==> inputs of v5 <==
==> flow/design.v <==
`timescale 1ns/1ns
module Controller(input clk, rst, start, compare, flag, output InitYin, InitW1, InitW2, InitB, InitFlag, InitAlpha, LdX1, LdX2, LdT, Select2, LdYin, LdFlag, LdAlphaT, LdW1, LdW2, LdB,ReadEn,Ready, output [1:0] Select1, Sel1, Sel2);
	reg initYin, initW1, initW2, initB, initFlag, initAlpha, ldX1, ldX2, ldT, select2, ldYin, ldFlag, ldAlphaT, ldW1, ldW2, ldB;
	reg [1:0] select1, sel1, sel2;
	reg [3:0] ns, ps;
	reg ldCnt, cntDown;
	reg readEn, ready;
	wire co;
	reg [7:0] Cout;
	always@(ps, start, co, compare, flag)begin
		ns = 4'b0;
		case(ps)
			4'b0000: begin
				ns = (start)? 4'b0001 : 4'b0000;
			  end
			4'b0001: begin
				ns = 4'b0010;
				end
			4'b0010: begin
				ns = 4'b0011;
				end
			4'b0011: begin
				ns = 4'b0100;
				end
			4'b0100: begin
				ns = 4'b0101;
				end
			4'b0101: begin
				ns = compare ? 4'b0110 : 4'b1010;
				end
			4'b0110: begin
				ns = 4'b0111;
				end
			4'b0111: begin
				ns = 4'b1000;
				end
			4'b1000: begin
				ns = 4'b1001;
				end
			4'b1001: begin
				ns = 4'b1010;
				end
			4'b1010: begin
				ns = (co == 0) ? 4'b0010 : 
				     (flag == 1) ? 4'b1011 : 
				     (flag == 0) ? 4'b0000 : 4'b1010;
				end
			4'b1011: begin
			  ns = 4'b0010;
			  end
			default: ns = 4'b0000;
		endcase
	end
	always@(ps)begin
		{initYin, initW1, initW2, initB, initFlag, ldCnt, initAlpha, ldX1, ldX2, ldT, cntDown, select2, ldYin, ldFlag, ldAlphaT, ldW1, ldW2, ldB} = 18'b0;
		readEn = 1'b0;
		ready = 1'b0;
		select1 = 2'b0;
		sel1 = 2'b0;
		sel2 = 2'b0;
		case(ps)
			4'b0000: begin
				ready = 1;
			  end
			4'b0001: begin
				initW1 = 1;
				initW2 = 1;
				initB = 1;
				initYin = 1;
				ldCnt = 1;
				initAlpha = 1;
				end
			4'b0010: begin
				ldX1 = 1;
				ldX2 = 1;
				ldT = 1;
				cntDown = 1;
				readEn = 1;
				end
			4'b0011: begin
				sel1 = 2'b00;
				sel2 = 2'b01;
				select1 = 2'b01;
				select2 = 1;
				ldYin = 1;
				end
			4'b0100: begin
				sel1 = 2'b01;
				sel2 = 2'b10;
				select1 = 2'b00;
				select2 = 1;
				ldYin = 1;
				end
			4'b0101: begin
				end
			4'b0110: begin
				sel1 = 2'b10;
				sel2 = 2'b0;
				ldAlphaT = 1;
				ldFlag = 1;
				end
			4'b0111: begin
				sel1 = 2'b11;
				sel2 = 2'b01;
				select2 = 1;
				select1 = 2'b10;
				ldW1 = 1;
				end
			4'b1000: begin
				sel1 = 2'b11;
				sel2 = 2'b10;
				select2 = 1;
				select1 = 2'b11;
				ldW2 = 1;
				end
			4'b1001: begin
				select2 = 0;
				select1 = 2'b01;
				ldB = 1;
				end
			4'b1010: begin
				end
			4'b1011: begin
			  ldCnt = 1;
			  initFlag = 1;
			  end
		endcase
	end
	always@(posedge clk,posedge rst)begin
		if(rst) ps <= 4'b0000;
		else ps <= ns;
	end
	always@(posedge clk, posedge rst)begin
	  if(rst)
	    Cout = 8'b11001000;
	  else begin
	    if(ldCnt) Cout <= 8'b11001000;
	    else if(cntDown) Cout <= Cout - 1;
	  end
  end
  assign co = ~|{Cout};
  assign InitYin = initYin;
  assign InitW1 = initW1;
  assign InitW2 = initW2;
  assign InitB = initB;
  assign InitFlag = initFlag;
  assign LdCnt = ldCnt;
  assign InitAlpha = initAlpha;
  assign LdX1 = ldX1;
  assign LdX2 = ldX2;
  assign LdT = ldT;
  assign CntDown = cntDown;
  assign Select1 = select1;
  assign Select2 = select2;
  assign LdYin = ldYin;
  assign LdFlag = ldFlag;
  assign LdAlphaT = ldAlphaT;
  assign LdW1 = ldW1;
  assign LdW2 = ldW2;
  assign LdB = ldB;
  assign Sel1 = sel1;
  assign Sel2 = sel2;
  assign ReadEn = readEn;
  assign Ready = ready;
endmodule
`timescale 1ns/1ns
module FlagReg(input clk,rst,loadData,initVal, output out);
  reg outData;
  assign out = outData;
  always@(posedge clk, posedge rst)begin
    if(rst) outData <= 1'b0;
    else
    begin
      if(initVal) outData <= 1'b0;
      else
    begin
    if (loadData) outData <= 1'b1;
    else outData <= outData;
    end
  end
  end
endmodule
`timescale 1ns/1ns
module Reg2bit(input clk,rst,loadData,initVal, input [1:0] inData, output[1:0] out);
  reg [1:0] outData;
  assign out = outData;
  always@(posedge clk, posedge rst)begin
    if(rst) outData <= 2'b0;
    else
    begin
      if(initVal) outData <= 2'b0;
      else
    begin
    if (loadData) outData <= inData;
    else outData <= outData;
    end
  end
  end
endmodule
`timescale 1ns/1ns
module Reg3bit(input clk,rst,loadData,initVal, input [2:0] inData, output[2:0] out);
  reg [2:0] outData;
  assign out = outData;
  always@(posedge clk, posedge rst)begin
    if(rst) outData <= 3'b0;
    else
    begin
      if(initVal) outData <= 3'b0;
      else
    begin
    if (loadData) outData <= inData;
    else outData <= outData;
    end
  end
  end
endmodule
`timescale 1ns/1ns
module Reg7bit(input clk,rst,loadData,initVal, input [6:0] inData, output[6:0] out);
  reg [6:0] outData;
  assign out = outData;
  always@(posedge clk, posedge rst)begin
    if(rst) outData <= 7'b0;
    else
    begin
      if(initVal) outData <= 7'b0;
      else
    begin
    if (loadData) outData <= inData;
    else outData <= outData;
    end
  end
  end
endmodule
`timescale 1ns/1ns
module Reg14bit(input clk,rst,loadData,initVal, input [13:0] inData, output[13:0] out);
  reg [13:0] outData;
  assign out = outData;
  always@(posedge clk, posedge rst)begin
    if(rst) outData <= 14'b0;
    else
    begin
      if(initVal) outData <= 14'b0;
      else
    begin
    if (loadData) outData <= inData;
    else outData <= outData;
    end
  end
  end
endmodule
`timescale 1ns/1ns
module Mux2to1(input select, input [13:0]in1,in2, output [13:0]MuxOut);
  assign MuxOut = ~select ? in1 : in2;
endmodule
`timescale 1ns/1ns
module Mux4to1(input [1:0]select, input [13:0]in1,in2,in3,in4, output [13:0]MuxOut);
  assign MuxOut = select==2'b00 ? in1 :
          select==2'b01 ? in2 :
          select==2'b10 ? in3 :
          select==2'b11 ? in4 : 14'bz;
endmodule
`timescale 1ns/1ns
module adder( input [13:0] op1, op2, output [13:0] result );
  assign result = op1 + op2;
endmodule
`timescale 1ns/1ns
module multiplier( input [13:0] op1, op2, output [13:0] result );
  wire [27:0] w;
  wire signed [13:0] operand1,operand2;
  assign operand1 = op1;
  assign operand2 = op2;
  assign w = operand1 * operand2;
  assign result = w[21:8];
endmodule
`timescale 1ns/1ns
module DataPath(input clk,rst, input [6:0] x1Data,x2Data, input [1:0] tData, input InitYin, InitW1, InitW2, InitB, InitFlag, InitAlpha, LdX1, LdX2, LdT, Select2, LdYin, LdFlag, LdAlphaT, LdW1, LdW2, LdB, input [1:0]  Select1, Sel1, Sel2, output compare, flag, output[1:0] signYin, output[13:0] w1,w2,b,Yin);
  wire [6:0] x1,x2;
  wire [1:0] t;
  wire [2:0] alpha,alphaT;
  wire [13:0] AddOut,MultOut,MultOp1,MultOp2,AddOp1,AddOp2;
  wire [13:0] castedT,castedAlphaT,castedAlpha,castedX1,castedX2;
  assign castedT = t[1] ? {4'b1111, t, 8'b0}: {4'b0, t, 8'b0};
  assign castedAlphaT = alphaT[2] ? {5'b11111, alphaT, 6'b0}: {5'b0, alphaT, 6'b0};
  assign castedAlpha = alpha[2] ? {5'b11111, alpha, 6'b0}: {5'b0, alpha, 6'b0};
  assign castedX1 = x1[6] ? {3'b111, x1, 4'b0}: {3'b0, x1, 4'b0};
  assign castedX2 = x2[6] ? {3'b111, x2, 4'b0}: {3'b0, x2, 4'b0};
  FlagReg FLAG(clk,rst,LdFlag,InitFlag, flag);
  Reg2bit T(clk,rst,LdT,1'b0,tData,t);
  Reg3bit ALPHA(clk,rst,InitAlpha,1'b0,3'b011, alpha);
  Reg3bit ALPHAT(clk,rst,LdAlphaT,1'b0,MultOut[8:6], alphaT);
  Reg7bit X1(clk,rst,LdX1,1'b0,x1Data, x1);
  Reg7bit X2(clk,rst,LdX2,1'b0,x2Data, x2);
  Reg14bit W1(clk,rst,LdW1,InitW1,AddOut, w1);
  Reg14bit W2(clk,rst,LdW2,InitW2,AddOut, w2);
  Reg14bit B (clk,rst,LdB,InitB,AddOut, b);
  Reg14bit YIN (clk,rst,LdYin,InitYin,AddOut, Yin);
  Mux4to1 MULTOP1(Sel1,w1,w2,castedT,castedAlphaT, MultOp1);
  Mux4to1 MULTOP2(Sel2,castedAlpha,castedX1,castedX2,14'b0, MultOp2);
  Mux4to1 ADDOP1(Select1,Yin,b,w1,w2, AddOp1);
  Mux2to1 ADDOP2(Select2,castedAlphaT,MultOut, AddOp2);
  multiplier MULTIPLIER(MultOp1,MultOp2, MultOut);
  adder ADDER(AddOp1,AddOp2, AddOut);
  assign compare = (Yin == 14'b0) ? 1 : (Yin[13] ^ t[1]);
  assign signYin = Yin[13] ? 2'b11 : 2'b01;  
endmodule
`timescale 1ns/1ns
module LearningMachine(input clk,rst, start, input [6:0] x1Data,x2Data, input [1:0] tData, output[1:0] signYin, output[13:0] w1,w2,b,Yin,output ReadEn, Ready);
  wire [1:0]Select1, Sel1, Sel2;
  wire  flag, InitYin, InitW1, InitW2, InitB, InitFlag, InitAlpha, LdX1, LdX2, LdT, Select2, LdYin, LdFlag, LdAlphaT, LdW1, LdW2, LdB;
  Controller controller(clk, rst, start, compare, flag, InitYin, InitW1, InitW2, InitB, InitFlag, InitAlpha, LdX1, LdX2, LdT, Select2, LdYin, LdFlag, LdAlphaT, LdW1, LdW2, LdB, ReadEn, Ready, Select1, Sel1, Sel2);
  DataPath datapath(clk,rst, x1Data,x2Data, tData, InitYin, InitW1, InitW2, InitB, InitFlag, InitAlpha, LdX1, LdX2, LdT, Select2, LdYin, LdFlag, LdAlphaT, LdW1, LdW2, LdB, Select1, Sel1, Sel2, compare, flag, signYin, w1,w2,b,Yin);
endmodule
==> flow/run.sh <==
#!/bin/bash
# the make line also repeats each setting of config.mk as NAME=value (left out here)
make -C /OpenROAD-flow-scripts/flow DESIGN_CONFIG=/design/flow/config.mk WORK_HOME=/design/flow/orfs CLKGATE_MAP_FILE= finish
==> flow/config.mk <==
export PLATFORM = sky130hd
export DESIGN_NAME = LearningMachine
export DESIGN_NICKNAME = LearningMachine
export VERILOG_FILES = /design/flow/design.v
export SDC_FILE = /design/flow/constraint.sdc
export NUM_CORES = 4
export LEC_CHECK = 0
export ABC_AREA = 1
export CAP_MARGIN = 0
export CELL_PAD_IN_SITES_DETAIL_PLACEMENT = 1
export CELL_PAD_IN_SITES_GLOBAL_PLACEMENT = 2
export CORE_ASPECT_RATIO = 1.47
export CORE_MARGIN = 9
export CORE_UTILIZATION = 40
export CTS_CLUSTER_SIZE = 48
export GPL_ROUTABILITY_DRIVEN = 0
export GPL_TIMING_DRIVEN = 0
export HOLD_SLACK_MARGIN = 0.15
export MAX_ROUTING_LAYER = met5
export MIN_ROUTING_LAYER = met1
export PLACE_DENSITY_LB_ADDON = 0.13
export SETUP_SLACK_MARGIN = 3.6
export SLEW_MARGIN = 30
==> flow/constraint.sdc <==
create_clock -name core_clock -period 13.0 [get_ports {clk}]
set_input_delay 2.6000 -clock core_clock [delete_from_list [all_inputs] [get_ports {clk}]]
set_output_delay 2.6000 -clock core_clock [all_outputs]
set_load 0.01 [all_outputs]
==> v26: changes against v5 <==
==> flow/config.mk (replaced) <==
export PLATFORM = sky130hd
export DESIGN_NAME = LearningMachine
export DESIGN_NICKNAME = LearningMachine
export VERILOG_FILES = /design/flow/design.v
export SDC_FILE = /design/flow/constraint.sdc
export NUM_CORES = 4
export LEC_CHECK = 0
export CAP_MARGIN = 20
export CORE_MARGIN = 2
export CORE_UTILIZATION = 40
export SLEW_MARGIN = 20
==> flow/constraint.sdc (replaced) <==
create_clock -name core_clock -period 5.92 [get_ports {clk}]
set_input_delay 1.1840 -clock core_clock [delete_from_list [all_inputs] [get_ports {clk}]]
set_output_delay 1.1840 -clock core_clock [all_outputs]
set_load 0.01 [all_outputs]
==> v28: changes against v5 <==
==> flow/config.mk (replaced) <==
export PLATFORM = sky130hd
export DESIGN_NAME = LearningMachine
export DESIGN_NICKNAME = LearningMachine
export VERILOG_FILES = /design/flow/design.v
export SDC_FILE = /design/flow/constraint.sdc
export NUM_CORES = 4
export LEC_CHECK = 0
export ABC_AREA = 1
export CAP_MARGIN = 10
export CORE_MARGIN = 2
export CORE_UTILIZATION = 69
export CTS_CLUSTER_DIAMETER = 52
export CTS_CLUSTER_SIZE = 72
export GPL_TIMING_DRIVEN = 1
export MAX_ROUTING_LAYER = met4
export MIN_ROUTING_LAYER = met1
export SLEW_MARGIN = 20
==> flow/constraint.sdc (replaced) <==
create_clock -name core_clock -period 7.81 [get_ports {clk}]
set_input_delay 1.5620 -clock core_clock [delete_from_list [all_inputs] [get_ports {clk}]]
set_output_delay 1.5620 -clock core_clock [all_outputs]
set_load 0.01 [all_outputs]
==> impl_metrics.tcl <==
# place-and-route summary
set metrics [dict create \
    syn-num-nets 1370 \
    use_met2_pct 41.8 \
    chipWidth_microns 143 \
    final-clk-cell-share_pct 2.75 \
    instances_no_fill 1557 \
    rr_startpoint "controller.ps[1]" \
    groute.layer.met3.usage_pct 2.94 \
    drt-met1-wl_microns 12200 \
    area_growth_pct 16.4 \
    nonClkBufAreaFrac_pct 8.75 \
    slowest_delay_ns 0.54 \
    finalWirelength_microns 30300 \
    status "finished clean" \
    worstPathArrival_ns 8.95 \
]
The numbers above come from v5.

==> impl_metrics.tcl <==
# place-and-route summary
set metrics [dict create \
    worstPathArrival_ns 7.91 \
    final-clk-cell-share_pct 2.34 \
    status "failed layout checks" \
    rr_startpoint "controller.ps[1]" \
    instances_no_fill 1543 \
    drt-met1-wl_microns 12100 \
    area_growth_pct 46.5 \
    nonClkBufAreaFrac_pct 20.5 \
    finalWirelength_microns 27500 \
    syn-num-nets 1155 \
    setup_viol 46 \
    violatedChecks "setup timing" \
    groute.layer.met3.usage_pct 3.92 \
    fin_ws_ns -1.74 \
]
The numbers above come from v26.

==> impl_metrics.tcl <==
# place-and-route summary
set metrics [dict create \
    status "failed layout checks" \
    fin_ws_ns -0.0232 \
    area_growth_pct 20.5 \
    finalWirelength_microns 28300 \
    final-clk-cell-share_pct 2.70 \
    worstPathArrival_ns 8.06 \
    groute.layer.met3.usage_pct 5.80 \
    setup_viol 4 \
    rr_startpoint "controller.ps[0]" \
    slowest_delay_ns 0.57 \
    drt-met1-wl_microns 10700 \
    syn-num-nets 1370 \
    violatedChecks "setup timing" \
]
The numbers above come from v28.

